--- design.v ---
module ALU_STAGE (
  input clock_in,
  input [31:0] a_in,
  input [31:0] b_in,
  input [3:0] uop_in,
  output [31:0] result_out
);
reg [31:0] a_q;
reg [31:0] b_q;
reg [3:0] uop_q;
reg [31:0] result_q;
wire [31:0] alu_result;
ALU #(.DATA_WIDTH(32)) alu0 (
  .a_data_in(a_q),
  .b_data_in(b_q),
  .uop_in(uop_q),
  .result_out(alu_result)
);
always @(posedge clock_in) begin
  a_q <= a_in;
  b_q <= b_in;
  uop_q <= uop_in;
  result_q <= alu_result;
end
assign result_out = result_q;
endmodule

module ALU
  #(parameter DATA_WIDTH = 32)(
    input [DATA_WIDTH-1:0]  a_data_in,  
    input [DATA_WIDTH-1:0]  b_data_in,  
    input [3:0]             uop_in,
    output reg [DATA_WIDTH-1:0] result_out
);
always@(*) begin
  case(uop_in)
    4'b0000: result_out = a_data_in + b_data_in;
    4'b0001: result_out = a_data_in - b_data_in;
    4'b0010: result_out = a_data_in|b_data_in;
    4'b0011: result_out = a_data_in&b_data_in;
    4'b0100: result_out = a_data_in^b_data_in;
    4'b1000: result_out = a_data_in;
    4'b1001: result_out = b_data_in;
    4'b1010: result_out = ($signed(a_data_in)<$signed(b_data_in))?32'd1:32'd0;
    4'b1011: result_out = (a_data_in<b_data_in)?32'd1:32'd0;
    4'b1101: result_out = $signed(a_data_in) >>> b_data_in[4:0];
    4'b1110: result_out = a_data_in >> b_data_in[4:0];
    4'b1111: result_out = a_data_in << b_data_in[4:0];
    default: result_out = 32'h00000000;
  endcase
end
endmodule
--- run.sh ---
#!/bin/bash
# the make line also repeats each setting of config.mk as NAME=value (left out here)
make -C /OpenROAD-flow-scripts/flow DESIGN_CONFIG=/design/flow/config.mk WORK_HOME=/design/flow/orfs CLKGATE_MAP_FILE= finish
--- config.mk ---
export PLATFORM = sky130hd
export DESIGN_NAME = ALU_STAGE
export DESIGN_NICKNAME = ALU_STAGE
export VERILOG_FILES = /design/flow/design.v
export SDC_FILE = /design/flow/constraint.sdc
export NUM_CORES = 4
export LEC_CHECK = 0
export CAP_MARGIN = 20
export CORE_MARGIN = 2
export CORE_UTILIZATION = 65
export CTS_CLUSTER_DIAMETER = 45
export CTS_CLUSTER_SIZE = 72
export SLEW_MARGIN = 20
--- constraint.sdc ---
create_clock -name core_clock -period 2.8 [get_ports {clock_in}]
set_input_delay 0.5600 -clock core_clock [delete_from_list [all_inputs] [get_ports {clock_in}]]
set_output_delay 0.5600 -clock core_clock [all_outputs]
set_load 0.01 [all_outputs]
==> impl_metrics.yaml, run 1 <==
# generated from flow reports
run_status:
  outcome: "stopped before the end"
  failing_step: "global routing"
  error: "[ERROR GRT-0232] Routing congestion too high. Check the congestion heatmap in the GUI."
floorplanning:
  initCoreUtil_pct: 65.93
  die_area_um2: 17690
  die_width_um: 133
  core-area_um2: 16410
  ios: 101
  die_y_um: 133
  fp-row-count: 47
synth:
  top_area_share_pct: 18.51
  ys_cells: 1425
  ys_sh_aoi_pct: 30.24
  ys_sh_xor_pct: 0.3239
  adder_share_pct: 11.82
  topCellsByArea: "dfxtp_1, ha_1, mux4_2"
  async_flop_share_pct: 0
  synth_nets: 1595
  ys_seq_share_pct: 18.51
  ys_ff: 100
  synth-simple-area-share_pct: 18.44
  largest_area_cell: "dfxtp_1"
  top_logic_kind: "AND-OR/OR-AND gates"
  edf_count: 0
  top_cell: "nor2_1"
  ys.flop_type: "dfxtp_1"
  ys_warn_count: 2
  syn_area_per_cell_um2: 7.591
  netlist_area_um2: 10820
  synth_cell_types: 89
  yosys-top-cells-count: "nor2_1, o21ai_0, nand2_1"
  mux_share_pct: 13.72
  syn_inst: 1425
  yosys_area_um2: 10820
global_route:
  overflow: 472
  grt.total_usage_pct: 91.38
clock_tree:
  cts_buffer_depth: 2
  ctsRootBufferMaster: "clkbuf_16"
  cts.sinks: 100
  htreeDepth: 3
  numCtsBuffers: 9
  hold_buffers: 0
placed_design:
  dpl.hpwl_um: 32580
  place_congestion: 1.180
  port_buffers: 100
## per-layer routing
metal / global-route usage, % / GRT overflow
met1: 88.29 / 10
met2: 105.3 / 289
met3: 80.27 / 19
met4: 95.70 / 153
met5: 52.78 / 1
## stage by stage
step / utilization (%) / setup TNS, ns / cells / setup WS, ns / cell area, µm²
2_1_floorplan: - / -3.670 / 1425 / -0.5890 / 11020
3_3_place_gp: 83.39 / -4.118 / 1884 / -0.4033 / 13680
3_5_place_dp: 83.39 / -5.679 / 1884 / -0.4670 / 13680
4_1_cts: 90.91 / -1.842 / 1933 / -0.2534 / 14920
## repair_timing
item / CTS
buffers inserted: 29
pin swaps: 34
gates resized: 120
hold endpoints to repair: 0
endpoints found under the setup margin: 21
gates cloned: 4
==> run 2: changes to the inputs <==
ABC_AREA = 1   (was not set)
CAP_MARGIN = 35   (was 20)
CORE_MARGIN = 8   (was 2)
CORE_UTILIZATION = 44   (was 65)
CTS_CLUSTER_DIAMETER = 245   (was 45)
CTS_CLUSTER_SIZE = 100   (was 72)
MIN_ROUTING_LAYER = met1   (was not set)
SETUP_SLACK_MARGIN = 0.12   (was not set)
SLEW_MARGIN = 0   (was 20)
TNS_END_PERCENT = 45   (was not set)
clock period = 2.14 ns   (was 2.8 ns; I/O delays follow)
==> run 2 against run 1 <==
Compared with the run above:
- now clean on timing, DRC and antenna
- synthesized cell count is 65% higher
- synthesized area is 17% higher
- die size is 95% higher
==> impl_metrics.yaml, run 2 <==
# synthesis and place-and-route metrics
finish:
  nets: 2869
  nFillCells: 2800
  finalNonFillerCells: 3091
  final_util_pct: 63.09
  areaGrowthSynthToFinish_pct: 42.28
placed_design:
  dp.cells: 3048
  dpl.hpwl_um: 52910
  port_buffers: 100
  place_congestion: 1.006
final_timing:
  relSlewSlack_pct: 64.83
  hold_slack_ns: 0.4529
  finalHoldViolCount: 0
  finalMaxSlewViolations: 0
  fin_skew_ns: 0.01336
  setup_violations: 0
  clock.fmax_mhz: 479.4
  finalClockPeriodUsage_pct: 97.47
  min_period_ns: 2.086
  worstMarginPinSlew_ns: 0.5236
  rsz0062_at_grt: "true"
route:
  drtIter0Drc: 2308
  wl_per_cell_um: 21.43
  antenna_left: 0
  via_per_inst: 5.719
  drcViolationCount: 0
  drt_wl_total_um: 66240
  vias: 17676
  firstDrtPassIters: 6
power:
  power-top-group: "combinational logic"
  switchingPower_uw: 3545
  p_seq_uw: 2120
  p_per_area_nw_per_um2: 449.2
  ir_drop_mv: 0.4336
  p_leak_uw: 0.009480
  seq_power_share_pct: 26.2
  power.internal_uw: 4545
  power_frac_comb_pct: 51.3
  powerComb_uw: 4150
  clk-power_uw: 1820
  p_clk_share_pct: 22.4
  p_sw_share_pct: 43.83
setup_path:
  cp.depth: 10
  critPathBufInv: 0
  cp_data_arrival_time_ns: 2.38
  path_cells: "ha_2 > fa_2 > nand3_2 > nand3_4 > nand2_2 > nand3_4 > xor2_2 > nor2_2 > nor2_4 > o21ai_2"
  cp_max_fo: 6
  r2r_end: "result_q[12]"
  required_ns: 2.43
  crit_family: "simple AND/OR/NAND/NOR gates"
  crit_path_start: "b_q[0]"
  reg2reg_slack_ns: 0.05
  critPathKind: "flip-flop to flip-flop"
  cpPeakStageDelay_ns: 0.41
  reg2reg_from: "b_q[0]"
  cp-end-kind: "flip-flop"
  cp-endpoint: "result_q[12]"
  crit_slowest_cell: "fa_2"
  critPathLaunchType: "flip-flop"
  reg2regPathDepth: 10
  cp_common_cell: "nand3_4"
global_route:
  grt_antenna_before_repair: 6
  overflow: 0
  grt_max_degree: 65
  grt_pass1_vias: 16736
  grt_pass1_wl_um: 96490
  grt.total_usage_pct: 37.29
synth:
  ys_cells: 2351
  netlist_area_um2: 12660
  ys.flop_type: "dfxtp_1"
  async_flop_share_pct: 0
  edf_count: 0
  ys_ff: 100
  syn_inst: 2351
  mux_share_pct: 0
  ys_sh_aoi_pct: 9.924
  yosys_area_um2: 12660
  top_cell: "nand2_1"
  ys_seq_share_pct: 15.81
  topCellsByArea: "nand2_1, dfxtp_1, nand3_1"
  yosys-top-cells-count: "nand2_1, nand3_1, inv_1"
  ys_sh_xor_pct: 0.2076
  top_logic_kind: "simple AND/OR/NAND/NOR gates"
  synth-simple-area-share_pct: 50.32
  synth_nets: 2521
  synth_cell_types: 40
  top_area_share_pct: 24.88
  syn_area_per_cell_um2: 5.384
  largest_area_cell: "nand2_1"
  adder_share_pct: 10.10
  ys_warn_count: 2
floorplanning:
  initCoreUtil_pct: 44.34
  core-area_um2: 28550
  fp-row-count: 62
  ios: 101
  die_area_um2: 34450
  die_width_um: 185.6
  die_y_um: 185.6
clock_tree:
  cts_tree: "yes"
  htreeDepth: 3
  cts_buffer_depth: 2
  clkLatencyLatePin_ns: 0.40
  hold_buffers: 0
  numCtsBuffers: 9
  cts.sinks: 100
  clk_pin_slew_ns: 0.09
  ctsRootBufferMaster: "clkbuf_16"
flow_run:
  drv.max_cap_violation_count: 0
  warnings: 96
worst_hold_path:
  min-delay-path-class: "input pin to flip-flop"
  hold_path_end: "a_q[19]"
  min_delay_path_depth: 1
  hold_start: "a_in[19]"
run_status:
  outcome: "timing/DRC/antenna clean"
==> run 2: layout make-up <==
cell class	instances	area, µm²	share of cell area, %
multi-input cells	1828	10190	56.56
repair buffers	434	3762	20.89
flip-flops and latches	100	2047	11.37
inverters	326	1236	6.864
well taps	384	480.5	2.668
clock buffers	9	225.2	1.251
clock inverters	7	65.06	0.3613
diodes	3	7.507	0.04168
==> run 2: metrics by stage <==
stage	area [µm²]	worst slack, ns	power [µW]	setup TNS (ns)
finish	18010	0.05407	8090	0
global route	18000	0.01129	8419	0
CTS	17180	0.08590	7682	0
detailed placement	16200	-0.4482	5708	-3.556
global placement	16200	-0.4405	5678	-2.824
floorplan	12800	0.1093	3979	0
==> run 2: timing repair <==
| item | CTS | global route |
|---|---|---|
| gates cloned | 1 | 0 |
| gates resized | 155 | 218 |
| buffers inserted | 10 | 13 |
| pin swaps | 32 | 63 |
| setup endpoints to repair | 32 | 31 |
==> run 2: layer usage <==
metal / GRT usage [%] / up-vias / share of wire, %
li1: - / 8212 / -
met1: 46.64 / 8093 / 39
met2: 59.47 / 1124 / 44
met3: 8.569 / 243 / 12
met4: 18.67 / 4 / 5.5
met5: 0 / - / 0.039
==> run 3: changes to the inputs <==
ABC_AREA = 0   (was 1)
CELL_PAD_IN_SITES_DETAIL_PLACEMENT = 2   (was not set)
CORE_MARGIN = 10   (was 8)
CTS_CLUSTER_DIAMETER = not set   (was 245)
CTS_CLUSTER_SIZE = 86   (was 100)
MIN_ROUTING_LAYER = met2   (was met1)
PLACE_DENSITY_LB_ADDON = 0.15   (was not set)
SETUP_SLACK_MARGIN = not set   (was 0.12)
SLEW_MARGIN = 30   (was 0)
==> run 3 against run 2 <==
Compared with the run above:
- the run now fails in detailed placement
- synthesized cell count decreased by 39%
- synthesized area decreased by 15%
- die size decreased by 9.3%
==> impl_metrics.yaml, run 3 <==
# generated from flow reports
synth:
  top_logic_kind: "AND-OR/OR-AND gates"
  ys_warn_count: 2
  async_flop_share_pct: 0
  netlist_area_um2: 10820
  edf_count: 0
  adder_share_pct: 11.82
  syn_area_per_cell_um2: 7.591
  top_area_share_pct: 18.51
  ys_sh_xor_pct: 0.3239
  synth_cell_types: 89
  topCellsByArea: "dfxtp_1, ha_1, mux4_2"
  synth-simple-area-share_pct: 18.44
  syn_inst: 1425
  ys_sh_aoi_pct: 30.24
  yosys_area_um2: 10820
  ys_seq_share_pct: 18.51
  synth_nets: 1595
  mux_share_pct: 13.72
  top_cell: "nor2_1"
  largest_area_cell: "dfxtp_1"
  ys.flop_type: "dfxtp_1"
  ys_cells: 1425
  yosys-top-cells-count: "nor2_1, o21ai_0, nand2_1"
  ys_ff: 100
floorplanning:
  initCoreUtil_pct: 44.61
  die_area_um2: 31250
  die_y_um: 176.8
  die_width_um: 176.8
  core-area_um2: 24250
  ios: 101
  fp-row-count: 57
run_status:
  failing_step: "detailed placement"
  outcome: "stopped before the end"
  error: "[ERROR DPL-0033] detailed placement checks failed during check placement."
placed_design:
  port_buffers: 100
  place_congestion: 1.162
run 3: stage by stage:
| step | total power, µW | cell area, µm² | hold slack, ns | setup TNS [ns] | std cells |
|---|---|---|---|---|---|
| 3_3_place_gp | 5575 | 15250 | 0.6310 | -26.84 | 2175 |
| 2_1_floorplan | 3879 | 11020 | 0.4557 | -20.80 | 1425 |
==> run 4: changes to the inputs <==
ABC_AREA = not set   (was 0)
CAP_MARGIN = 20   (was 35)
CELL_PAD_IN_SITES_DETAIL_PLACEMENT = not set   (was 2)
CORE_MARGIN = 2   (was 10)
CORE_UTILIZATION = 65   (was 44)
CTS_CLUSTER_SIZE = 52   (was 86)
MIN_ROUTING_LAYER = not set   (was met2)
PLACE_DENSITY_LB_ADDON = not set   (was 0.15)
SLEW_MARGIN = 20   (was 30)
TNS_END_PERCENT = not set   (was 45)
clock period = 2.6 ns   (was 2.14 ns; I/O delays follow)
==> run 4 against run 3 <==
Compared with the run above:
- the flow stops in global routing
- die size fell by 43%
- synthesized cell count did not move
- synthesized area did not move
==> impl_metrics.yaml, run 4 <==
# generated from flow reports
clock_tree:
  cts.sinks: 100
  numCtsBuffers: 9
  ctsRootBufferMaster: "clkbuf_16"
  cts_buffer_depth: 2
  htreeDepth: 3
placed_design:
  place_congestion: 1.138
  dp.cells: 1958
  port_buffers: 100
  dpl.hpwl_um: 34160
synth:
  synth_cell_types: 89
  synth_nets: 1595
  top_logic_kind: "AND-OR/OR-AND gates"
  yosys-top-cells-count: "nor2_1, o21ai_0, nand2_1"
  ys_cells: 1425
  syn_area_per_cell_um2: 7.591
  edf_count: 0
  ys_ff: 100
  top_area_share_pct: 18.51
  mux_share_pct: 13.72
  ys_sh_aoi_pct: 30.24
  top_cell: "nor2_1"
  topCellsByArea: "dfxtp_1, ha_1, mux4_2"
  ys_warn_count: 2
  async_flop_share_pct: 0
  largest_area_cell: "dfxtp_1"
  synth-simple-area-share_pct: 18.44
  netlist_area_um2: 10820
  adder_share_pct: 11.82
  ys.flop_type: "dfxtp_1"
  ys_seq_share_pct: 18.51
  syn_inst: 1425
  ys_sh_xor_pct: 0.3239
  yosys_area_um2: 10820
floorplanning:
  initCoreUtil_pct: 65.93
  fp-row-count: 47
  die_width_um: 133
  ios: 101
  die_y_um: 133
  die_area_um2: 17690
  core-area_um2: 16410
run_status:
  outcome: "stopped before the end"
  failing_step: "global routing"
  error: "[ERROR GRT-0116] Global routing finished with congestion. Check the congestion regions in the DRC Viewer."
global_route:
  overflow: 160
  grt.total_usage_pct: 83.90
==> run 4: repair_timing <==
action | 4_1_cts
pin swaps | 83
resized | 215
buffers inserted | 43
hold buffers | 0
cloned | 3
endpoints found under the setup margin | 32
==> run 4: per-stage QoR <==
| stage | setup slack (ns) | power [µW] | area [µm²] |
|---|---|---|---|
| 2_1_floorplan | -0.7890 | 3194 | 11020 |
| 3_3_place_gp | -0.5417 | 4327 | 14300 |
| 3_5_place_dp | -0.6629 | 4423 | 14300 |
| 4_1_cts | -0.4627 | 6153 | 15930 |
==> run 4: per-layer routing <==
layer | track usage (%) | overflow
met1 | 84.44 | 2
met2 | 98.01 | 70
met3 | 68.70 | 0
met4 | 87.28 | 88
met5 | 36.11 | 0
==> run 5: changes to the inputs <==
CELL_PAD_IN_SITES_DETAIL_PLACEMENT = 2   (was not set)
CORE_ASPECT_RATIO = 1.92   (was not set)
CORE_UTILIZATION = 60   (was 65)
CTS_CLUSTER_DIAMETER = 316   (was not set)
CTS_CLUSTER_SIZE = not set   (was 52)
MAX_ROUTING_LAYER = met5   (was not set)
PLACE_DENSITY = 0.36   (was not set)
clock period = 3.36 ns   (was 2.6 ns; I/O delays follow)
==> run 5 against run 4 <==
Compared with the run above:
- the run fails in detailed placement
- synthesized area did not move
- synthesized cell count did not move
- die size grew 8.4%
==> impl_metrics.yaml, run 5 <==
# generated from flow reports
run_status:
  outcome: "stopped before the end"
  error: "Error: detail_place.tcl, 38 bad optional access"
  failing_step: "detailed placement"
floorplanning:
  ios: 101
  fp-row-count: 68
  die_width_um: 100.9
  die_area_um2: 19180
  initCoreUtil_pct: 60.54
  die_y_um: 190.0
  core-area_um2: 17870
synth:
  largest_area_cell: "dfxtp_1"
  top_area_share_pct: 18.51
  synth-simple-area-share_pct: 18.44
  syn_inst: 1425
  mux_share_pct: 13.72
  ys_cells: 1425
  top_logic_kind: "AND-OR/OR-AND gates"
  netlist_area_um2: 10820
  ys_sh_aoi_pct: 30.24
  edf_count: 0
  ys.flop_type: "dfxtp_1"
  synth_nets: 1595
  yosys-top-cells-count: "nor2_1, o21ai_0, nand2_1"
  topCellsByArea: "dfxtp_1, ha_1, mux4_2"
  yosys_area_um2: 10820
  ys_warn_count: 2
  ys_seq_share_pct: 18.51
  adder_share_pct: 11.82
  top_cell: "nor2_1"
  ys_sh_xor_pct: 0.3239
  syn_area_per_cell_um2: 7.591
  ys_ff: 100
  synth_cell_types: 89
  async_flop_share_pct: 0
placed_design:
  port_buffers: 100
  place_congestion: 1.116
[run 5: through the flow]
stage	instances	worst slack, ns	TNS [ns]	area, µm²
floorplan	1425	-0.02941	-0.02941	10910
global placement	1759	0.008414	0	12740
==> run 6: changes to the inputs <==
ABC_AREA = 1   (was not set)
CELL_PAD_IN_SITES_DETAIL_PLACEMENT = not set   (was 2)
CORE_ASPECT_RATIO = not set   (was 1.92)
CORE_UTILIZATION = 66   (was 60)
CTS_CLUSTER_DIAMETER = not set   (was 316)
CTS_CLUSTER_SIZE = 100   (was not set)
MAX_ROUTING_LAYER = not set   (was met5)
PLACE_DENSITY = not set   (was 0.36)
clock period = 4.67 ns   (was 3.36 ns; I/O delays follow)
==> run 6 against run 5 <==
Compared with the run above:
- now clean on timing, DRC and antenna
- die size rose by 5.9%
- synthesized cell count rose by 65%
- synthesized area rose by 17%
==> impl_metrics.yaml, run 6 <==
# synthesis and place-and-route metrics
power:
  power_frac_comb_pct: 41.7
  power-top-group: "combinational logic"
  p_clk_share_pct: 26.1
  p_leak_uw: 0.007625
  switchingPower_uw: 1391
  power.internal_uw: 1740
  p_seq_uw: 1010
  powerComb_uw: 1300
  ir_drop_mv: 0.1953
  clk-power_uw: 819
  p_per_area_nw_per_um2: 225.4
  seq_power_share_pct: 32.2
  power_uw: 3131
  p_sw_share_pct: 44.42
synth:
  ys_warn_count: 2
  ys_seq_share_pct: 15.81
  largest_area_cell: "nand2_1"
  synth-simple-area-share_pct: 50.32
  mux_share_pct: 0
  top_area_share_pct: 24.88
  syn_inst: 2351
  top_logic_kind: "simple AND/OR/NAND/NOR gates"
  syn_area_per_cell_um2: 5.384
  yosys-top-cells-count: "nand2_1, nand3_1, inv_1"
  yosys_area_um2: 12660
  synth_cell_types: 40
  ys_sh_aoi_pct: 9.924
  synth_nets: 2521
  ys.flop_type: "dfxtp_1"
  netlist_area_um2: 12660
  async_flop_share_pct: 0
  topCellsByArea: "nand2_1, dfxtp_1, nand3_1"
  ys_ff: 100
  ys_cells: 2351
  adder_share_pct: 10.10
  edf_count: 0
  top_cell: "nand2_1"
  ys_sh_xor_pct: 0.2076
floorplanning:
  fp-row-count: 50
  core-area_um2: 18770
  die_area_um2: 20300
  die_width_um: 142.5
  ios: 101
  initCoreUtil_pct: 67.45
  die_y_um: 142.5
final_timing:
  finalClockPeriodUsage_pct: 63.09
  relSlewSlack_pct: 26.75
  clock.fmax_mhz: 339.4
  setup_violations: 0
  rsz0062_at_grt: "false"
  worstMarginPinSlew_ns: 1.096
  finalHoldViolCount: 0
  fin_setup_tns_ns: 0
  min_period_ns: 2.946
  fin_skew_ns: 0.01087
  finalMaxSlewViolations: 0
global_route:
  grt_pass1_wl_um: 79060
  grt_max_degree: 78
  overflow: 0
  grt_antenna_before_repair: 1
  grt.total_usage_pct: 50.62
  grt_pass1_vias: 15241
setup_path:
  critPathKind: "flip-flop to flip-flop"
  reg2reg_slack_ns: 1.72
  cp_common_cell: "nand2_1"
  critPathBufInv: 1
  path_cells: "inv_2 > ha_1 > nand3_1 > nand3_1 > nand2_1 > nand2_1 > nand2_1 > nand2_1 > nand2_1 > nand2_1 > nand2_1 > nand3_1 > nand3_1"
  crit_path_start: "b_q[1]"
  cp_data_arrival_time_ns: 3.19
  crit_slowest_cell: "dfxtp_2"
  required_ns: 4.92
  reg2reg_from: "b_q[1]"
  cpPeakStageDelay_ns: 0.66
  cp-endpoint: "result_q[27]"
  critPathLaunchType: "flip-flop"
  cp-end-kind: "flip-flop"
  crit_family: "simple AND/OR/NAND/NOR gates"
  cp.depth: 13
  cp_max_fo: 45
  reg2regPathDepth: 13
  r2r_end: "result_q[27]"
finish:
  nets: 2552
  stdcell_area_um2: 13890
  areaGrowthSynthToFinish_pct: 9.756
  final_util_pct: 74.03
clock_tree:
  clkLatencyLatePin_ns: 0.38
  htreeDepth: 3
  cts_buffer_depth: 2
  cts_resized: 0
  clk_pin_slew_ns: 0.09
  cts.sinks: 100
  ctsRootBufferMaster: "clkbuf_16"
  cts_setup_buffers: 0
  cts_tree: "yes"
  hold_buffers: 0
  numCtsBuffers: 9
route:
  diodes: 0
  drtIter0Drc: 2817
  antenna_left: 0
  vias: 16687
  wl_per_cell_um: 19.86
  firstDrtPassIters: 19
  via_per_inst: 6.367
  drt_wl_total_um: 52040
  drcViolationCount: 0
run_status:
  outcome: "timing/DRC/antenna clean"
flow_run:
  drv.max_cap_violation_count: 0
  warnings: 95
worst_hold_path:
  min_delay_path_depth: 4
  hold_start: "b_q[7]"
  hold_path_end: "result_q[7]"
  min-delay-path-class: "flip-flop to flip-flop"
placed_design:
  port_buffers: 100
  place_area_um2: 13590
  dpl.hpwl_um: 40080
  place_congestion: 1.115
[run 6: routing by layer]
| metal | part of all wire [%] | track usage [%] | wire, µm | vias to the layer above |
|---|---|---|---|---|
| met2 | 40 | 75.56 | 21040 | 1447 |
| met1 | 34 | 59.55 | 17770 | 7242 |
| met3 | 16 | 19.62 | 8565 | 427 |
| li1 | - | - | - | 7567 |
| met5 | 0.12 | 2.005 | 60 | - |
| met4 | 8.8 | 34.86 | 4602 | 4 |
[run 6: area by class of cell]
cell class              instances  area [µm²]
clock buffers                   9       225.2
clock inverters                 7       80.08
fillers                      1708        4875
inverters                     326        1226
multi-input cells            1828        8936
flip-flops and latches        100        2004
well taps                     234       292.8
repair buffers                117        1129
[run 6: metrics by stage]
| step | worst slack (ns) | instances | hold WS (ns) |
|---|---|---|---|
| 6_report | 1.724 | 2621 | 0.6588 |
| 5_1_grt | 1.589 | 2621 | 0.7131 |
| 4_1_cts | 1.879 | 2621 | 0.6571 |
| 3_5_place_dp | 1.908 | 2605 | 0.6433 |
| 3_3_place_gp | 1.945 | 2605 | 0.5981 |
| 2_1_floorplan | 2.329 | 2351 | 0.5495 |
==> run 7: changes to the inputs <==
CELL_PAD_IN_SITES_DETAIL_PLACEMENT = 2   (was not set)
CORE_UTILIZATION = 52   (was 66)
CTS_CLUSTER_DIAMETER = 122   (was not set)
CTS_CLUSTER_SIZE = 56   (was 100)
GPL_ROUTABILITY_DRIVEN = 0   (was not set)
GPL_TIMING_DRIVEN = 0   (was not set)
clock period = 2.42 ns   (was 4.67 ns; I/O delays follow)
==> run 7 against run 6 <==
Compared with the run above:
- the flow now stops in detailed placement
- synthesized area unchanged
- die size grew 26%
- synthesized cell count stayed put
==> impl_metrics.yaml, run 7 <==
# generated from flow reports
run_status:
  outcome: "stopped before the end"
  failing_step: "detailed placement"
  error: "[ERROR DPL-0033] detailed placement checks failed during check placement."
placed_design:
  port_buffers: 100
synth:
  ys.flop_type: "dfxtp_1"
  top_area_share_pct: 24.88
  async_flop_share_pct: 0
  ys_sh_aoi_pct: 9.924
  yosys-top-cells-count: "nand2_1, nand3_1, inv_1"
  syn_inst: 2351
  top_logic_kind: "simple AND/OR/NAND/NOR gates"
  netlist_area_um2: 12660
  ys_sh_xor_pct: 0.2076
  yosys_area_um2: 12660
  ys_ff: 100
  top_cell: "nand2_1"
  synth_cell_types: 40
  largest_area_cell: "nand2_1"
  synth_nets: 2521
  ys_cells: 2351
  synth-simple-area-share_pct: 50.32
  topCellsByArea: "nand2_1, dfxtp_1, nand3_1"
  edf_count: 0
  mux_share_pct: 0
  ys_warn_count: 2
  ys_seq_share_pct: 15.81
  adder_share_pct: 10.10
  syn_area_per_cell_um2: 5.384
floorplanning:
  core-area_um2: 24110
  die_width_um: 160.0
  die_y_um: 160.0
  initCoreUtil_pct: 52.51
  fp-row-count: 57
  die_area_um2: 25610
  ios: 101
-- run 7: per-stage QoR --
step | hold WS [ns] | setup slack, ns | instance area, µm² | instances | TNS (ns)
floorplan | 0.5117 | 0.07926 | 12660 | 2351 | 0
global placement | 0.6299 | -1.142 | 14060 | 2775 | -19.99
==> run 8: changes to the inputs <==
ABC_AREA = not set   (was 1)
CELL_PAD_IN_SITES_DETAIL_PLACEMENT = not set   (was 2)
CORE_UTILIZATION = 72   (was 52)
CTS_CLUSTER_DIAMETER = 27   (was 122)
CTS_CLUSTER_SIZE = 37   (was 56)
GPL_ROUTABILITY_DRIVEN = not set   (was 0)
GPL_TIMING_DRIVEN = not set   (was 0)
HOLD_SLACK_MARGIN = 0.29   (was not set)
PLACE_DENSITY_LB_ADDON = 0.28   (was not set)
clock period = 3.12 ns   (was 2.42 ns; I/O delays follow)
==> run 8 against run 7 <==
Compared with the run above:
- the flow stops in global routing
- synthesized cell count is 39% lower
- die size decreased by 37%
- synthesized area decreased by 15%
==> impl_metrics.yaml, run 8 <==
# generated from flow reports
clock_tree:
  cts_buffer_depth: 2
  ctsRootBufferMaster: "clkbuf_16"
  cts.sinks: 100
  numCtsBuffers: 9
  htreeDepth: 3
  hold_buffers: 0
synth:
  ys_warn_count: 2
  top_logic_kind: "AND-OR/OR-AND gates"
  yosys_area_um2: 10820
  edf_count: 0
  top_cell: "nor2_1"
  synth_nets: 1595
  async_flop_share_pct: 0
  ys_sh_aoi_pct: 30.24
  ys.flop_type: "dfxtp_1"
  ys_cells: 1425
  syn_inst: 1425
  top_area_share_pct: 18.51
  adder_share_pct: 11.82
  largest_area_cell: "dfxtp_1"
  synth_cell_types: 89
  topCellsByArea: "dfxtp_1, ha_1, mux4_2"
  ys_seq_share_pct: 18.51
  ys_ff: 100
  yosys-top-cells-count: "nor2_1, o21ai_0, nand2_1"
  synth-simple-area-share_pct: 18.44
  ys_sh_xor_pct: 0.3239
  syn_area_per_cell_um2: 7.591
  netlist_area_um2: 10820
  mux_share_pct: 13.72
run_status:
  failing_step: "global routing"
  error: "[ERROR GRT-0232] Routing congestion too high. Check the congestion heatmap in the GUI."
  outcome: "stopped before the end"
floorplanning:
  die_area_um2: 16020
  ios: 101
  core-area_um2: 14590
  die_y_um: 126.6
  initCoreUtil_pct: 74.14
  fp-row-count: 44
  die_width_um: 126.6
placed_design:
  port_buffers: 100
  dpl.hpwl_um: 32370
  post-place-ws_ns: -0.2430
  place_area_um2: 12870
  place_congestion: 1.132
global_route:
  grt.total_usage_pct: 93.41
  overflow: 584
run 8: stage by stage:
stage                     instances  setup TNS [ns]  total power [µW]  hold WS (ns)
after floorplan                1425         -0.5717              2645        0.5085
after global placement         1753        -0.03019              3334        0.5438
after detailed placement       1753          -1.825              3429        0.5514
after CTS                      1779               0              4649        0.5775
run 8: repair_timing:
| action | 4_1_cts |
|---|---|
| setup endpoints to repair | 15 |
| pin swaps | 16 |
| gates resized | 35 |
| setup buffers | 10 |
run 8: layer usage:
layer | GRT overflow | GRT usage (%)
met5 | 8 | 58.82
met1 | 44 | 90.24
met4 | 189 | 99.55
met3 | 42 | 82.20
met2 | 301 | 106.0
==> run 9: changes to the inputs <==
ABC_AREA = 0   (was not set)
CAP_MARGIN = 35   (was 20)
CORE_ASPECT_RATIO = 0.98   (was not set)
CTS_CLUSTER_DIAMETER = not set   (was 27)
CTS_CLUSTER_SIZE = not set   (was 37)
HOLD_SLACK_MARGIN = not set   (was 0.29)
MIN_ROUTING_LAYER = met1   (was not set)
PLACE_DENSITY_LB_ADDON = not set   (was 0.28)
SETUP_SLACK_MARGIN = 0.12   (was not set)
TNS_END_PERCENT = 45   (was not set)
clock period = 1.35 ns   (was 3.12 ns; I/O delays follow)
==> run 9 against run 8 <==
Compared with the run above:
- the run fails in detailed placement
- synthesized area unchanged
- die size about the same
- synthesized cell count did not move
==> impl_metrics.yaml, run 9 <==
# generated from flow reports
synth:
  ys_sh_xor_pct: 0.3239
  synth_nets: 1595
  ys_warn_count: 2
  top_area_share_pct: 18.51
  topCellsByArea: "dfxtp_1, ha_1, mux4_2"
  async_flop_share_pct: 0
  mux_share_pct: 13.72
  ys_sh_aoi_pct: 30.24
  top_logic_kind: "AND-OR/OR-AND gates"
  top_cell: "nor2_1"
  netlist_area_um2: 10820
  syn_area_per_cell_um2: 7.591
  largest_area_cell: "dfxtp_1"
  yosys-top-cells-count: "nor2_1, o21ai_0, nand2_1"
  ys_cells: 1425
  synth_cell_types: 89
  yosys_area_um2: 10820
  ys_seq_share_pct: 18.51
  ys.flop_type: "dfxtp_1"
  edf_count: 0
  synth-simple-area-share_pct: 18.44
  syn_inst: 1425
  ys_ff: 100
  adder_share_pct: 11.82
floorplanning:
  die_area_um2: 16020
  die_width_um: 127.8
  fp-row-count: 44
  initCoreUtil_pct: 73.31
  die_y_um: 125.3
  ios: 101
  core-area_um2: 14750
run_status:
  failing_step: "detailed placement"
  error: "[ERROR DPL-0038] Utilization greater than 100%, impossible to legalize"
  outcome: "stopped before the end"
placed_design:
  place_congestion: 1.187
  port_buffers: 100
==> run 9: stage by stage <==
stage          instance area (µm²)  setup TNS (ns)  cells  power (µW)  worst slack, ns
2_1_floorplan                11020          -46.08   1425        6149           -2.039
3_3_place_gp                 15220          -46.89   2052        8556           -1.821
==> run 10: changes to the inputs <==
ABC_AREA = not set   (was 0)
CAP_MARGIN = 20   (was 35)
CORE_ASPECT_RATIO = not set   (was 0.98)
CORE_UTILIZATION = 69   (was 72)
CTS_CLUSTER_DIAMETER = 27   (was not set)
CTS_CLUSTER_SIZE = 37   (was not set)
HOLD_SLACK_MARGIN = 0.29   (was not set)
MIN_ROUTING_LAYER = not set   (was met1)
SETUP_SLACK_MARGIN = 0.41   (was 0.12)
TNS_END_PERCENT = 5   (was 45)
clock period = 3.12 ns   (was 1.35 ns; I/O delays follow)
==> run 10 against run 9 <==
Compared with the run above:
- the layout now fails its checks (setup timing)
- die size grew 4.2%
- synthesized area is the same
- synthesized cell count is the same
==> impl_metrics.yaml, run 10 <==
# synthesis and place-and-route metrics
final_timing:
  clock.fmax_mhz: 309.6
  setup_violations: 2
  finalHoldViolCount: 0
  worstMarginPinSlew_ns: 1.099
  min_period_ns: 3.230
  finalClockPeriodUsage_pct: 103.5
  fin_ws_ns: -0.1100
  relSlewSlack_pct: 26.65
  fin_skew_ns: 0.01168
  finalMaxSlewViolations: 0
  rsz0062_at_grt: "true"
synth:
  yosys-top-cells-count: "nor2_1, o21ai_0, nand2_1"
  ys_cells: 1425
  synth_nets: 1595
  ys_seq_share_pct: 18.51
  synth-simple-area-share_pct: 18.44
  edf_count: 0
  netlist_area_um2: 10820
  ys.flop_type: "dfxtp_1"
  top_cell: "nor2_1"
  mux_share_pct: 13.72
  ys_sh_aoi_pct: 30.24
  ys_ff: 100
  syn_area_per_cell_um2: 7.591
  yosys_area_um2: 10820
  ys_sh_xor_pct: 0.3239
  syn_inst: 1425
  async_flop_share_pct: 0
  topCellsByArea: "dfxtp_1, ha_1, mux4_2"
  synth_cell_types: 89
  largest_area_cell: "dfxtp_1"
  top_area_share_pct: 18.51
  adder_share_pct: 11.82
  top_logic_kind: "AND-OR/OR-AND gates"
  ys_warn_count: 2
worst_hold_path:
  hold_path_end: "result_q[8]"
  min_delay_path_depth: 2
  min-delay-path-class: "flip-flop to flip-flop"
  hold_start: "b_q[8]"
clock_tree:
  ctsRootBufferMaster: "clkbuf_16"
  cts_tree: "yes"
  cts.sinks: 100
  clk_pin_slew_ns: 0.07
  htreeDepth: 3
  cts_buffer_depth: 2
  hold_buffers: 0
  numCtsBuffers: 9
  clkLatencyLatePin_ns: 0.37
finish:
  stdcell_area_um2: 13620
  areaGrowthSynthToFinish_pct: 25.88
  finalNonFillerCells: 1804
  final_util_pct: 89.23
  nets: 1752
power:
  p_sw_share_pct: 39.31
  p_seq_uw: 1480
  seq_power_share_pct: 31.0
  power-top-group: "combinational logic"
  p_leak_uw: 0.005762
  power_uw: 4786
  p_per_area_nw_per_um2: 351.5
  p_clk_share_pct: 23.7
  switchingPower_uw: 1882
  power_frac_comb_pct: 45.4
  ir_drop_mv: 0.3520
  powerComb_uw: 2170
  power.internal_uw: 2904
  clk-power_uw: 1130
setup_path:
  cpPeakStageDelay_ns: 0.50
  reg2reg_slack_ns: -0.11
  critPathBufInv: 2
  reg2reg_from: "a_q[20]"
  cp-endpoint: "result_q[27]"
  required_ns: 3.41
  cp.depth: 11
  crit_family: "AND-OR/OR-AND gates"
  cp_max_fo: 11
  crit_path_start: "a_q[20]"
  crit_slowest_cell: "dfxtp_2"
  critPathLaunchType: "flip-flop"
  critPathKind: "flip-flop to flip-flop"
  cp-end-kind: "flip-flop"
  reg2regPathDepth: 11
  path_cells: "inv_1 > ha_1 > buf_4 > nor2_1 > o21ai_0 > a21oi_1 > a211oi_2 > o21ba_2 > or4_1 > a21o_1 > o21ai_1"
  cp_data_arrival_time_ns: 3.52
  r2r_end: "result_q[27]"
floorplanning:
  ios: 101
  die_area_um2: 16690
  die_y_um: 129.2
  fp-row-count: 45
  initCoreUtil_pct: 70.89
  die_width_um: 129.2
  core-area_um2: 15260
route:
  drtIter0Drc: 3458
  drcViolationCount: 0
  antenna_left: 0
  vias: 13545
  wl_per_cell_um: 24.89
  firstDrtPassIters: 17
  via_per_inst: 7.508
  drt_wl_total_um: 44910
run_status:
  outcome: "finished with violations"
  violations: "setup timing"
flow_run:
  warnings: 98
  drv.max_cap_violation_count: 0
global_route:
  grt.total_usage_pct: 53.09
  grt_pass1_vias: 12592
  grt_pass1_wl_um: 68190
  overflow: 0
  grt_max_degree: 67
  grt_antenna_before_repair: 3
placed_design:
  port_buffers: 100
  dp.cells: 1775
  dpl.hpwl_um: 30430
  place_area_um2: 12820
  place_congestion: 1.140
-- run 10: per-layer routing --
layer,vias up,global-route usage [%],routed length [µm]
li1,5585,-,-
met1,6019,61.97,14520
met2,1402,74.58,17660
met3,533,26.22,8087
met4,6,37.98,4499
met5,-,9.118,148
-- run 10: timing repair --
action | 4_1_cts | 5_1_grt
gates resized | 76 | 31
setup endpoints to repair | 24 | 27
cloned | 1 | 0
pin swaps | 37 | 14
buffers inserted | 6 | 0
-- run 10: cell type report --
cell class | instances | area, µm²
Inverter | 88 | 337.8
Multi-Input combinational cell | 1132 | 8464
Sequential cell | 100 | 2027
Fill cell | 785 | 1643
Timing Repair Buffer | 251 | 2216
Clock inverter | 6 | 62.56
Tap cell | 211 | 264.0
Clock buffer | 10 | 229.0
Antenna cell | 6 | 15.01
-- run 10: per-stage QoR --
stage	setup WS, ns	TNS [ns]	hold WS, ns
2_1_floorplan	-0.2694	-1.366	0.5085
3_3_place_gp	-0.05771	-0.1286	0.5512
3_5_place_dp	-0.1796	-0.8162	0.5502
4_1_cts	0.01146	0	0.5800
5_1_grt	-0.1178	-0.5234	0.6157
6_report	-0.1100	-0.1643	0.5855
==> run 11: changes to the inputs <==
CAP_MARGIN = 0   (was 20)
CORE_UTILIZATION = 71   (was 69)
CTS_CLUSTER_DIAMETER = 28   (was 27)
CTS_CLUSTER_SIZE = 87   (was 37)
HOLD_SLACK_MARGIN = -0.08   (was 0.29)
PLACE_DENSITY = 0.61   (was not set)
SETUP_SLACK_MARGIN = 0.17   (was 0.41)
clock period = 3.16 ns   (was 3.12 ns; I/O delays follow)
==> run 11 against run 10 <==
Compared with the run above:
- still fails the layout checks on setup timing
- total power decreased by 2.2%
- sequential share of layout area increased by 0.37 points
- maximum frequency decreased by 1.2%
- synthesized cell count unchanged
- first-iteration DRC count shrank 3.5%
- flip-flop count did not move
- critical path depth shrank 1
==> impl_metrics.yaml, run 11 <==
# synthesis and place-and-route metrics
run_status:
  outcome: "finished with violations"
  violations: "setup timing"
synth:
  top_logic_kind: "AND-OR/OR-AND gates"
  topCellsByArea: "dfxtp_1, ha_1, mux4_2"
  ys_warn_count: 2
  mux_share_pct: 13.72
  yosys_area_um2: 10820
  ys_cells: 1425
  largest_area_cell: "dfxtp_1"
  ys_sh_xor_pct: 0.3239
  synth-simple-area-share_pct: 18.44
  async_flop_share_pct: 0
  top_cell: "nor2_1"
  ys_sh_aoi_pct: 30.24
  syn_area_per_cell_um2: 7.591
  syn_inst: 1425
  ys.flop_type: "dfxtp_1"
  ys_seq_share_pct: 18.51
  netlist_area_um2: 10820
  synth_nets: 1595
  edf_count: 0
  top_area_share_pct: 18.51
  yosys-top-cells-count: "nor2_1, o21ai_0, nand2_1"
  adder_share_pct: 11.82
  synth_cell_types: 89
  ys_ff: 100
power:
  power_uw: 4682
  powerComb_uw: 2080
  p_per_area_nw_per_um2: 352.8
  seq_power_share_pct: 31.4
  power_frac_comb_pct: 44.5
  power.internal_uw: 2823
  p_sw_share_pct: 39.71
  power-top-group: "combinational logic"
  clk-power_uw: 1130
  ir_drop_mv: 0.3386
  p_leak_uw: 0.005587
  p_seq_uw: 1470
  p_clk_share_pct: 24.1
  switchingPower_uw: 1859
route:
  drt_wl_total_um: 44390
  wl_per_cell_um: 25.44
  antenna_left: 0
  vias: 13497
  drtIter0Drc: 3336
  firstDrtPassIters: 22
  via_per_inst: 7.735
  drcViolationCount: 0
setup_path:
  cp_data_arrival_time_ns: 3.54
  r2r_end: "result_q[29]"
  crit_slowest_cell: "mux4_2"
  critPathBufInv: 2
  crit_path_start: "b_q[0]"
  cp-endpoint: "result_q[29]"
  reg2regPathDepth: 10
  cp.depth: 10
  path_cells: "buf_4 > buf_4 > mux4_2 > mux2i_1 > o21ai_0 > nand2_1 > nand2_1 > a21oi_1 > nand3_1 > o31a_1"
  critPathLaunchType: "flip-flop"
  crit_family: "AND-OR/OR-AND gates"
  critPathKind: "flip-flop to flip-flop"
  reg2reg_from: "b_q[0]"
  cp_max_fo: 18
  cp-end-kind: "flip-flop"
  cpPeakStageDelay_ns: 0.60
  reg2reg_slack_ns: -0.11
  required_ns: 3.43
flow_run:
  drv.max_cap_violation_count: 0
  warnings: 98
global_route:
  grt.total_usage_pct: 52.02
  grt_antenna_before_repair: 1
  grt_pass1_wl_um: 65760
  grt_pass1_vias: 12268
  grt_max_degree: 67
  overflow: 0
final_timing:
  relSlewSlack_pct: 27.05
  finalMaxSlewViolations: 0
  setup_violations: 5
  clock.fmax_mhz: 306.0
  min_period_ns: 3.268
  finalClockPeriodUsage_pct: 103.4
  rsz0062_at_grt: "true"
  fin_skew_ns: 0.01762
  worstMarginPinSlew_ns: 1.093
  fin_ws_ns: -0.1081
  finalHoldViolCount: 0
floorplanning:
  die_width_um: 127.4
  die_y_um: 127.4
  fp-row-count: 45
  ios: 101
  initCoreUtil_pct: 71.95
  die_area_um2: 16240
  core-area_um2: 15030
worst_hold_path:
  min_delay_path_depth: 2
  min-delay-path-class: "flip-flop to flip-flop"
  hold_start: "b_q[21]"
  hold_path_end: "result_q[21]"
placed_design:
  dpl.hpwl_um: 29770
  dp.cells: 1722
  port_buffers: 100
  place_area_um2: 12570
  post-place-ws_ns: -0.1307
  place_congestion: 1.148
clock_tree:
  cts_tree: "yes"
  cts.sinks: 100
  clk_pin_slew_ns: 0.08
  hold_buffers: 0
  htreeDepth: 3
  clkLatencyLatePin_ns: 0.38
  cts_buffer_depth: 2
  ctsRootBufferMaster: "clkbuf_16"
  numCtsBuffers: 9
finish:
  nets: 1721
  final_util_pct: 88.27
  finalNonFillerCells: 1745
  stdcell_area_um2: 13270
  areaGrowthSynthToFinish_pct: 22.68
[run 11: final cells by class]
class / count / area [µm²]
clock inverters: 7 / 67.56
inverters: 88 / 337.8
well taps: 188 / 235.2
fillers: 787 / 1763
repair buffers: 220 / 1942
flip-flops and latches: 100 / 2024
clock buffers: 9 / 225.2
diodes: 1 / 2.502
multi-input cells: 1132 / 8436
[run 11: repair_timing]
action | CTS | global route
pin swaps | 12 | 11
endpoints found under the setup margin | 19 | 21
resized | 22 | 59
buffers inserted | 4 | 2
endpoints found under the hold margin | 0 | 0
[run 11: per-stage QoR]
| stage | setup TNS, ns | hold slack (ns) |
|---|---|---|
| final | -0.3531 | 0.5971 |
| after global routing | -0.6375 | 0.6307 |
| after CTS | 0 | 0.5875 |
| after detailed placement | -0.4005 | 0.5510 |
| after global placement | -0.03386 | 0.5468 |
| after floorplan | -1.036 | 0.5085 |
[run 11: per-layer routing]
metal  track usage (%)  routed length [µm]  vias up
met1             63.30               14200     5981
met5             2.786                  38        -
met4             34.71                4510        2
met2             73.29               17450     1451
met3             23.70                8196      541
li1                  -                   -     5522
==> run 12: changes to the inputs <==
CAP_MARGIN = 20   (was 0)
CELL_PAD_IN_SITES_GLOBAL_PLACEMENT = 2   (was not set)
CORE_UTILIZATION = 40   (was 71)
CTS_CLUSTER_DIAMETER = 365   (was 28)
CTS_CLUSTER_SIZE = 69   (was 87)
HOLD_SLACK_MARGIN = not set   (was -0.08)
PLACE_DENSITY = not set   (was 0.61)
PLACE_DENSITY_LB_ADDON = 0.1   (was not set)
SETUP_SLACK_MARGIN = -0.29   (was 0.17)
TNS_END_PERCENT = not set   (was 5)
clock period = 4.0 ns   (was 3.16 ns; I/O delays follow)
==> run 12 against run 11 <==
Compared with the run above:
- now clean on timing, DRC and antenna
- clock power is 19% lower
- via count shrank 13%
- final area is 4.5% lower
- sequential share of layout area increased by 0.62 points
- non-clock buffer count decreased by 54
- synthesized cell count is the same
- critical endpoint is now result_q[26]
- largest power group unchanged
==> impl_metrics.yaml, run 12 <==
# synthesis and place-and-route metrics
finish:
  areaGrowthSynthToFinish_pct: 17.12
  nets: 1667
  finalNonFillerCells: 1844
  stdcell_area_um2: 12670
synth:
  ys_warn_count: 2
  ys_sh_aoi_pct: 30.24
  synth-simple-area-share_pct: 18.44
  synth_cell_types: 89
  ys.flop_type: "dfxtp_1"
  ys_seq_share_pct: 18.51
  ys_cells: 1425
  top_cell: "nor2_1"
  edf_count: 0
  async_flop_share_pct: 0
  syn_inst: 1425
  top_area_share_pct: 18.51
  synth_nets: 1595
  ys_ff: 100
  yosys-top-cells-count: "nor2_1, o21ai_0, nand2_1"
  syn_area_per_cell_um2: 7.591
  largest_area_cell: "dfxtp_1"
  topCellsByArea: "dfxtp_1, ha_1, mux4_2"
  yosys_area_um2: 10820
  ys_sh_xor_pct: 0.3239
  adder_share_pct: 11.82
  mux_share_pct: 13.72
  netlist_area_um2: 10820
  top_logic_kind: "AND-OR/OR-AND gates"
final_timing:
  rsz0062_at_grt: "false"
  finalMaxSlewViolations: 0
  fin_skew_ns: 0.01796
  min_period_ns: 3.716
  relSlewSlack_pct: 29.27
  fin_setup_tns_ns: 0
  setup_violations: 0
  clock.fmax_mhz: 269.1
  finalClockPeriodUsage_pct: 92.90
  finalHoldViolCount: 0
  worstMarginPinSlew_ns: 1.050
flow_run:
  drv.max_cap_violation_count: 0
  warnings: 93
clock_tree:
  numCtsBuffers: 9
  cts_buffer_depth: 2
  ctsRootBufferMaster: "clkbuf_16"
  cts_tree: "yes"
  clkLatencyLatePin_ns: 0.37
  clk_pin_slew_ns: 0.09
  htreeDepth: 3
  cts.sinks: 100
  hold_buffers: 0
  cts_resized: 0
  cts_setup_buffers: 0
floorplanning:
  initCoreUtil_pct: 40.47
  fp-row-count: 60
  die_area_um2: 28370
  die_width_um: 168.4
  die_y_um: 168.4
  ios: 101
  core-area_um2: 26730
setup_path:
  cp-endpoint: "result_q[26]"
  reg2reg_from: "a_q[4]"
  crit_family: "AND-OR/OR-AND gates"
  cp_max_fo: 9
  crit_path_start: "a_q[4]"
  critPathBufInv: 1
  required_ns: 4.27
  cp.depth: 12
  reg2regPathDepth: 12
  cp-end-kind: "flip-flop"
  r2r_end: "result_q[26]"
  crit_slowest_cell: "dfxtp_1"
  cpPeakStageDelay_ns: 0.50
  critPathKind: "flip-flop to flip-flop"
  cp_data_arrival_time_ns: 3.98
  critPathLaunchType: "flip-flop"
  path_cells: "inv_1 > ha_1 > a21o_1 > a221oi_4 > a21oi_2 > a311o_1 > a31oi_4 > o221ai_2 > o21ai_2 > o41ai_1 > a221o_1 > a211o_1"
  reg2reg_slack_ns: 0.28
route:
  vias: 11736
  drt_wl_total_um: 48220
  drcViolationCount: 0
  firstDrtPassIters: 6
  via_per_inst: 6.364
  drtIter0Drc: 1686
  antenna_left: 0
  wl_per_cell_um: 26.15
placed_design:
  place_congestion: 0.9368
  dpl.hpwl_um: 36190
  port_buffers: 100
  dp.cells: 1827
  place_area_um2: 12370
worst_hold_path:
  min-delay-path-class: "flip-flop to flip-flop"
  hold_path_end: "result_q[10]"
  hold_start: "b_q[10]"
  min_delay_path_depth: 2
power:
  p_per_area_nw_per_um2: 279.5
  p_seq_uw: 1160
  seq_power_share_pct: 32.8
  clk-power_uw: 913
  p_sw_share_pct: 39.29
  p_clk_share_pct: 25.8
  switchingPower_uw: 1391
  power.internal_uw: 2149
  power_frac_comb_pct: 41.4
  power-top-group: "combinational logic"
  p_leak_uw: 0.005290
  powerComb_uw: 1460
  ir_drop_mv: 0.1736
global_route:
  grt.total_usage_pct: 33.57
  grt_pass1_wl_um: 71480
  grt_max_degree: 81
  overflow: 0
  grt_pass1_vias: 10916
  grt_antenna_before_repair: 0
run_status:
  outcome: "timing/DRC/antenna clean"
==> run 12: routing by layer <==
| layer | GRT usage (%) | vias to the layer above | part of all wire (%) | routed length, µm |
|---|---|---|---|---|
| met5 | 0 | - | 0 | 0 |
| met4 | 7.834 | 0 | 2.4 | 1140 |
| met3 | 4.772 | 77 | 8.1 | 3920 |
| met2 | 51.17 | 541 | 43 | 20900 |
| met1 | 49.86 | 5713 | 46 | 22250 |
| li1 | - | 5405 | - | - |
==> run 12: final cells by class <==
type	instances	area, µm²
fillers	2736	14060
multi-input cells	1132	8082
diodes	1	2.502
clock buffers	10	239.0
repair buffers	166	1521
clock inverters	6	56.30
flip-flops and latches	100	2011
well taps	341	426.7
inverters	88	330.3
==> run 12: stage by stage <==
step | power [µW] | hold WS (ns) | utilization (%) | setup WS, ns
finish | 3540 | 0.5634 | 47.40 | 0.2842
global route | 3704 | 0.5996 | 47.39 | 0.05584
CTS | 3538 | 0.5720 | 47.39 | 0.3490
detailed placement | 2614 | 0.5580 | 46.29 | 0.3451
global placement | 2620 | 0.5504 | 46.26 | 0.4163
floorplan | 2044 | 0.5085 | - | -0.2651
==> run 13: changes to the inputs <==
CELL_PAD_IN_SITES_GLOBAL_PLACEMENT = not set   (was 2)
CORE_UTILIZATION = 65   (was 40)
CTS_CLUSTER_DIAMETER = not set   (was 365)
CTS_CLUSTER_SIZE = not set   (was 69)
PLACE_DENSITY_LB_ADDON = not set   (was 0.1)
SETUP_SLACK_MARGIN = not set   (was -0.29)
clock period = 3.26 ns   (was 4.0 ns; I/O delays follow)
==> run 13 against run 12 <==
Compared with the run above:
- now fails the layout checks on setup timing
- final area grew 4.3%
- sequential power up 22%
- non-clock buffer count is 58 higher
- die size is 38% lower
==> impl_metrics.yaml, run 13 <==
# synthesis and place-and-route metrics
placed_design:
  post-place-ws_ns: 0.002645
  dp.cells: 1753
  port_buffers: 100
  dpl.hpwl_um: 30630
  place_congestion: 1.073
final_timing:
  worstMarginPinSlew_ns: 1.018
  clock.fmax_mhz: 301.3
  finalClockPeriodUsage_pct: 101.8
  fin_ws_ns: -0.05913
  relSlewSlack_pct: 32.06
  fin_skew_ns: 0.01243
  setup_violations: 3
  hold_slack_ns: 0.5876
  finalMaxSlewViolations: 0
  rsz0062_at_grt: "true"
  min_period_ns: 3.319
  finalHoldViolCount: 0
finish:
  areaGrowthSynthToFinish_pct: 22.15
  comb_area_um2: 8288
  regArea_um2: 2011
  nets: 1725
  finalNonFillerCells: 1780
  nFillCells: 1129
setup_path:
  critPathKind: "flip-flop to flip-flop"
  cpPeakStageDelay_ns: 0.42
  cp_max_fo: 4
  cp_data_arrival_time_ns: 3.59
  critPathBufInv: 0
  reg2reg_from: "b_q[0]"
  crit_slowest_cell: "a311o_1"
  crit_path_start: "b_q[0]"
  r2r_end: "result_q[26]"
  reg2reg_slack_ns: -0.06
  crit_family: "AND-OR/OR-AND gates"
  critPathLaunchType: "flip-flop"
  reg2regPathDepth: 12
  path_cells: "ha_4 > fa_2 > a21o_1 > a221oi_4 > a21oi_2 > a311o_1 > a31oi_4 > o221ai_2 > o21ai_2 > o41ai_2 > a221o_1 > a211o_1"
  required_ns: 3.53
  cp-endpoint: "result_q[26]"
  cp-end-kind: "flip-flop"
  cp.depth: 12
route:
  diodes: 0
  drcViolationCount: 0
  firstDrtPassIters: 9
  wl_per_cell_um: 24.06
  via_per_inst: 7.187
  vias: 12792
  drt_wl_total_um: 42830
  antenna_left: 0
  drtIter0Drc: 2513
clock_tree:
  numCtsBuffers: 9
  clkLatencyLatePin_ns: 0.38
  ctsRootBufferMaster: "clkbuf_16"
  cts_tree: "yes"
  htreeDepth: 3
  clk_pin_slew_ns: 0.08
  cts_buffer_depth: 2
  cts.sinks: 100
synth:
  top_logic_kind: "AND-OR/OR-AND gates"
  ys_cells: 1425
  synth_nets: 1595
  synth-simple-area-share_pct: 18.44
  yosys-top-cells-count: "nor2_1, o21ai_0, nand2_1"
  ys_sh_aoi_pct: 30.24
  netlist_area_um2: 10820
  syn_area_per_cell_um2: 7.591
  synth_cell_types: 89
  ys_ff: 100
  ys_sh_xor_pct: 0.3239
  edf_count: 0
  topCellsByArea: "dfxtp_1, ha_1, mux4_2"
  adder_share_pct: 11.82
  syn_inst: 1425
  mux_share_pct: 13.72
  ys_seq_share_pct: 18.51
  ys.flop_type: "dfxtp_1"
  yosys_area_um2: 10820
  largest_area_cell: "dfxtp_1"
  async_flop_share_pct: 0
  top_cell: "nor2_1"
  ys_warn_count: 2
  top_area_share_pct: 18.51
global_route:
  grt_pass1_vias: 11658
  grt_pass1_wl_um: 63480
  grt.total_usage_pct: 46.02
  grt_max_degree: 67
  overflow: 0
  grt_antenna_before_repair: 2
power:
  power-top-group: "combinational logic"
  powerComb_uw: 1940
  clk-power_uw: 1130
  p_per_area_nw_per_um2: 339.3
  p_seq_uw: 1420
  seq_power_share_pct: 31.6
  power_frac_comb_pct: 43.3
  p_clk_share_pct: 25.1
  p_leak_uw: 0.005610
  ir_drop_mv: 0.3128
  switchingPower_uw: 1756
  power.internal_uw: 2726
  p_sw_share_pct: 39.18
worst_hold_path:
  min_delay_path_depth: 2
  min-delay-path-class: "flip-flop to flip-flop"
  hold_path_end: "result_q[19]"
  hold_start: "b_q[19]"
floorplanning:
  die_area_um2: 17690
  initCoreUtil_pct: 65.93
  ios: 101
  die_width_um: 133
  die_y_um: 133
  fp-row-count: 47
  core-area_um2: 16410
flow_run:
  warnings: 97
  drv.max_cap_violation_count: 0
run_status:
  violations: "setup timing"
  outcome: "finished with violations"
[run 13: metrics by stage]
stage / TNS [ns] / total power, µW / utilization (%) / instance area, µm²
after global placement: 0 / 3175 / 76.89 / 12620
after detailed placement: 0 / 3207 / 76.91 / 12620
after global routing: -0.4468 / 4629 / 80.53 / 13210
after CTS: 0 / 4313 / 78.83 / 12930
final: -0.1429 / 4482 / 80.53 / 13210
after floorplan: -0.1310 / 2525 / - / 10920
[run 13: layout make-up]
type                       instances  share of cell area, %
multi-input combinational       1132                  62.73
inverter                          88                  2.557
clock buffer                       9                  1.705
sequential                       100                  15.22
clock inverter                     7                 0.5871
timing repair buffer             224                  15.12
tap                              220                  2.083
[run 13: what timing repair did]
action,4_1_cts,5_1_grt
hold endpoints to repair,0,0
setup buffers,0,10
endpoints found under the setup margin,2,14
resized,2,37
hold buffers,0,0
cloned,0,1
pin swaps,2,17
[run 13: per-layer routing]
layer  global-route usage (%)  share of wire (%)
met3                    15.86                 16
met1                    59.59                 36
met5                        0              0.030
met2                    66.55                 41
met4                    26.58                7.3
==> run 14: changes to the inputs <==
ABC_AREA = 0   (was not set)
CAP_MARGIN = 10   (was 20)
CELL_PAD_IN_SITES_DETAIL_PLACEMENT = 2   (was not set)
CELL_PAD_IN_SITES_GLOBAL_PLACEMENT = 1   (was not set)
CORE_ASPECT_RATIO = 1.36   (was not set)
CORE_MARGIN = 9   (was 2)
CORE_UTILIZATION = 44   (was 65)
CTS_CLUSTER_SIZE = 32   (was not set)
GPL_ROUTABILITY_DRIVEN = 0   (was not set)
HOLD_SLACK_MARGIN = 0.3   (was not set)
MIN_ROUTING_LAYER = met2   (was not set)
PLACE_DENSITY_LB_ADDON = 0.15   (was not set)
SETUP_SLACK_MARGIN = 0.01   (was not set)
SLEW_MARGIN = 5   (was 20)
TNS_END_PERCENT = 45   (was not set)
clock period = 2.14 ns   (was 3.26 ns; I/O delays follow)
==> run 14 against run 13 <==
Compared with the run above:
- synthesized cell count is the same
- synthesized area is the same
- die size grew 73%
- the run now fails in detailed placement
==> impl_metrics.yaml, run 14 <==
# generated from flow reports
run_status:
  outcome: "stopped before the end"
  failing_step: "detailed placement"
  error: "Error: detail_place.tcl, 38 bad optional access"
floorplanning:
  ios: 101
  die_area_um2: 30620
  initCoreUtil_pct: 45.01
  die_y_um: 200.8
  fp-row-count: 66
  die_width_um: 152.4
  core-area_um2: 24030
synth:
  ys_warn_count: 2
  top_logic_kind: "AND-OR/OR-AND gates"
  syn_area_per_cell_um2: 7.591
  edf_count: 0
  ys_sh_aoi_pct: 30.24
  yosys-top-cells-count: "nor2_1, o21ai_0, nand2_1"
  netlist_area_um2: 10820
  ys.flop_type: "dfxtp_1"
  top_cell: "nor2_1"
  ys_cells: 1425
  top_area_share_pct: 18.51
  topCellsByArea: "dfxtp_1, ha_1, mux4_2"
  largest_area_cell: "dfxtp_1"
  mux_share_pct: 13.72
  yosys_area_um2: 10820
  ys_seq_share_pct: 18.51
  synth_cell_types: 89
  synth-simple-area-share_pct: 18.44
  syn_inst: 1425
  ys_sh_xor_pct: 0.3239
  synth_nets: 1595
  ys_ff: 100
  adder_share_pct: 11.82
  async_flop_share_pct: 0
placed_design:
  port_buffers: 100
run 14: through the flow:
| step | setup WS (ns) | std cells | cell area [µm²] |
|---|---|---|---|
| floorplan | -1.249 | 1425 | 11020 |
| global placement | -1.182 | 2167 | 15370 |
==> run 15: changes to the inputs <==
ABC_AREA = not set   (was 0)
CAP_MARGIN = 20   (was 10)
CELL_PAD_IN_SITES_DETAIL_PLACEMENT = 1   (was 2)
CELL_PAD_IN_SITES_GLOBAL_PLACEMENT = not set   (was 1)
CORE_ASPECT_RATIO = 0.64   (was 1.36)
CORE_MARGIN = 2   (was 9)
CORE_UTILIZATION = 37   (was 44)
CTS_CLUSTER_SIZE = not set   (was 32)
GPL_TIMING_DRIVEN = 1   (was not set)
HOLD_SLACK_MARGIN = not set   (was 0.3)
MAX_ROUTING_LAYER = met5   (was not set)
MIN_ROUTING_LAYER = not set   (was met2)
PLACE_DENSITY_LB_ADDON = not set   (was 0.15)
SETUP_SLACK_MARGIN = -0.14   (was 0.01)
SLEW_MARGIN = 0   (was 5)
TNS_END_PERCENT = not set   (was 45)
clock period = 2.22 ns   (was 2.14 ns; I/O delays follow)
==> run 15 against run 14 <==
Compared with the run above:
- now fails the layout checks on capacitance limit, slew limit, setup timing
- synthesized cell count unchanged
- synthesized area is the same
- die size rose by 0.11%
==> impl_metrics.yaml, run 15 <==
# synthesis and place-and-route metrics
finish:
  nFillCells: 3314
  areaGrowthSynthToFinish_pct: 69.99
  nets: 2135
  finalNonFillerCells: 2365
  final_util_pct: 63.48
power:
  switchingPower_uw: 3942
  power_uw: 9111
  p_per_area_nw_per_um2: 495.5
  clk-power_uw: 1950
  power_frac_comb_pct: 55.6
  p_leak_uw: 0.007962
  p_clk_share_pct: 21.4
  power-top-group: "combinational logic"
  p_sw_share_pct: 43.26
  seq_power_share_pct: 23.1
  ir_drop_mv: 0.3752
  powerComb_uw: 5060
  p_seq_uw: 2100
  power.internal_uw: 5169
clock_tree:
  clkLatencyLatePin_ns: 0.43
  cts_tree: "yes"
  hold_buffers: 0
  htreeDepth: 3
  cts_buffer_depth: 2
  numCtsBuffers: 9
  ctsRootBufferMaster: "clkbuf_16"
  cts.sinks: 100
  clk_pin_slew_ns: 0.09
setup_path:
  required_ns: 2.50
  cp.depth: 9
  critPathKind: "flip-flop to flip-flop"
  cp_max_fo: 13
  reg2regPathDepth: 9
  cp-endpoint: "result_q[16]"
  critPathLaunchType: "flip-flop"
  crit_slowest_cell: "a21oi_1"
  crit_path_start: "uop_q[2]"
  r2r_end: "result_q[16]"
  reg2reg_slack_ns: -2.04
  reg2reg_from: "uop_q[2]"
  critPathBufInv: 1
  cp-end-kind: "flip-flop"
  cp_data_arrival_time_ns: 4.54
  cpPeakStageDelay_ns: 1.15
  path_cells: "nand2b_1 > nor2_2 > buf_4 > a22oi_1 > o21ai_0 > a21oi_1 > o211ai_1 > a221oi_2 > o21ai_2"
  crit_family: "AND-OR/OR-AND gates"
final_timing:
  min_period_ns: 4.261
  worstMarginPinSlew_ns: 1.516
  fin_skew_ns: 0.02104
  finalHoldViolCount: 0
  relSlewSlack_pct: -2.140
  fin_ws_ns: -2.041
  setup_violations: 32
  rsz0062_at_grt: "true"
  clock.fmax_mhz: 234.7
  finalMaxSlewViolations: 2
  finalClockPeriodUsage_pct: 191.9
run_status:
  outcome: "finished with violations"
  violations: "capacitance limit, slew limit, setup timing"
synth:
  ys_cells: 1425
  synth_cell_types: 89
  synth-simple-area-share_pct: 18.44
  async_flop_share_pct: 0
  topCellsByArea: "dfxtp_1, ha_1, mux4_2"
  ys_seq_share_pct: 18.51
  adder_share_pct: 11.82
  syn_area_per_cell_um2: 7.591
  ys_ff: 100
  synth_nets: 1595
  yosys-top-cells-count: "nor2_1, o21ai_0, nand2_1"
  ys_sh_aoi_pct: 30.24
  top_area_share_pct: 18.51
  top_logic_kind: "AND-OR/OR-AND gates"
  top_cell: "nor2_1"
  edf_count: 0
  largest_area_cell: "dfxtp_1"
  ys_sh_xor_pct: 0.3239
  yosys_area_um2: 10820
  syn_inst: 1425
  netlist_area_um2: 10820
  mux_share_pct: 13.72
  ys_warn_count: 2
  ys.flop_type: "dfxtp_1"
floorplanning:
  fp-row-count: 50
  die_area_um2: 30650
  die_width_um: 217.7
  ios: 101
  core-area_um2: 28970
  initCoreUtil_pct: 37.34
  die_y_um: 140.8
global_route:
  overflow: 0
  grt_pass1_wl_um: 102800
  grt_max_degree: 67
  grt_antenna_before_repair: 13
  grt.total_usage_pct: 44.95
  grt_pass1_vias: 16230
placed_design:
  port_buffers: 100
  dp.cells: 2244
  dpl.hpwl_um: 45930
flow_run:
  warnings: 96
  drv.max_cap_violation_count: 2
worst_hold_path:
  min-delay-path-class: "input pin to flip-flop"
  hold_path_end: "b_q[12]"
  hold_start: "b_in[12]"
  min_delay_path_depth: 1
route:
  vias: 17663
  via_per_inst: 7.468
  firstDrtPassIters: 27
  drt_wl_total_um: 88970
  drcViolationCount: 0
  antenna_left: 0
  wl_per_cell_um: 37.62
  drtIter0Drc: 3491
run 15: area by class of cell:
cell class	count	area [µm²]	share of cell area [%]
repair buffers	634	5399	29.36
clock inverters	5	82.58	0.4491
inverters	88	347.8	1.892
multi-input cells	1132	9747	53.01
well taps	390	488.0	2.654
flip-flops and latches	100	2058	11.19
clock buffers	11	252.7	1.375
diodes	5	12.51	0.06805
run 15: what timing repair did:
| item | 4_1_cts | 5_1_grt |
|---|---|---|
| pin swaps | 88 | 104 |
| endpoints found under the setup margin | 32 | 32 |
| resized | 274 | 199 |
| cloned | 1 | 2 |
| setup buffers | 45 | 67 |
run 15: per-stage QoR:
step           instance area, µm²  hold slack (ns)  TNS, ns  setup slack (ns)
2_1_floorplan               11050           0.4717   -16.99            -1.169
3_3_place_gp                15340           0.6249   -22.34            -1.094
3_5_place_dp                15340           0.6267   -25.99            -1.228
4_1_cts                     17090           0.4602   -19.54           -0.9118
5_1_grt                     18380           0.4386   -34.73            -1.716
6_report                    18390           0.4408   -36.10            -2.041
run 15: per-layer routing:
layer / up-vias / track usage [%] / share of wire, %
met5: - / 1.746 / 0.56
met4: 22 / 25.85 / 11
met3: 946 / 22.16 / 18
met2: 2058 / 66.12 / 38
met1: 8282 / 52.88 / 33
li1: 6355 / - / -
Power is estimated from default activity; no workload was simulated.
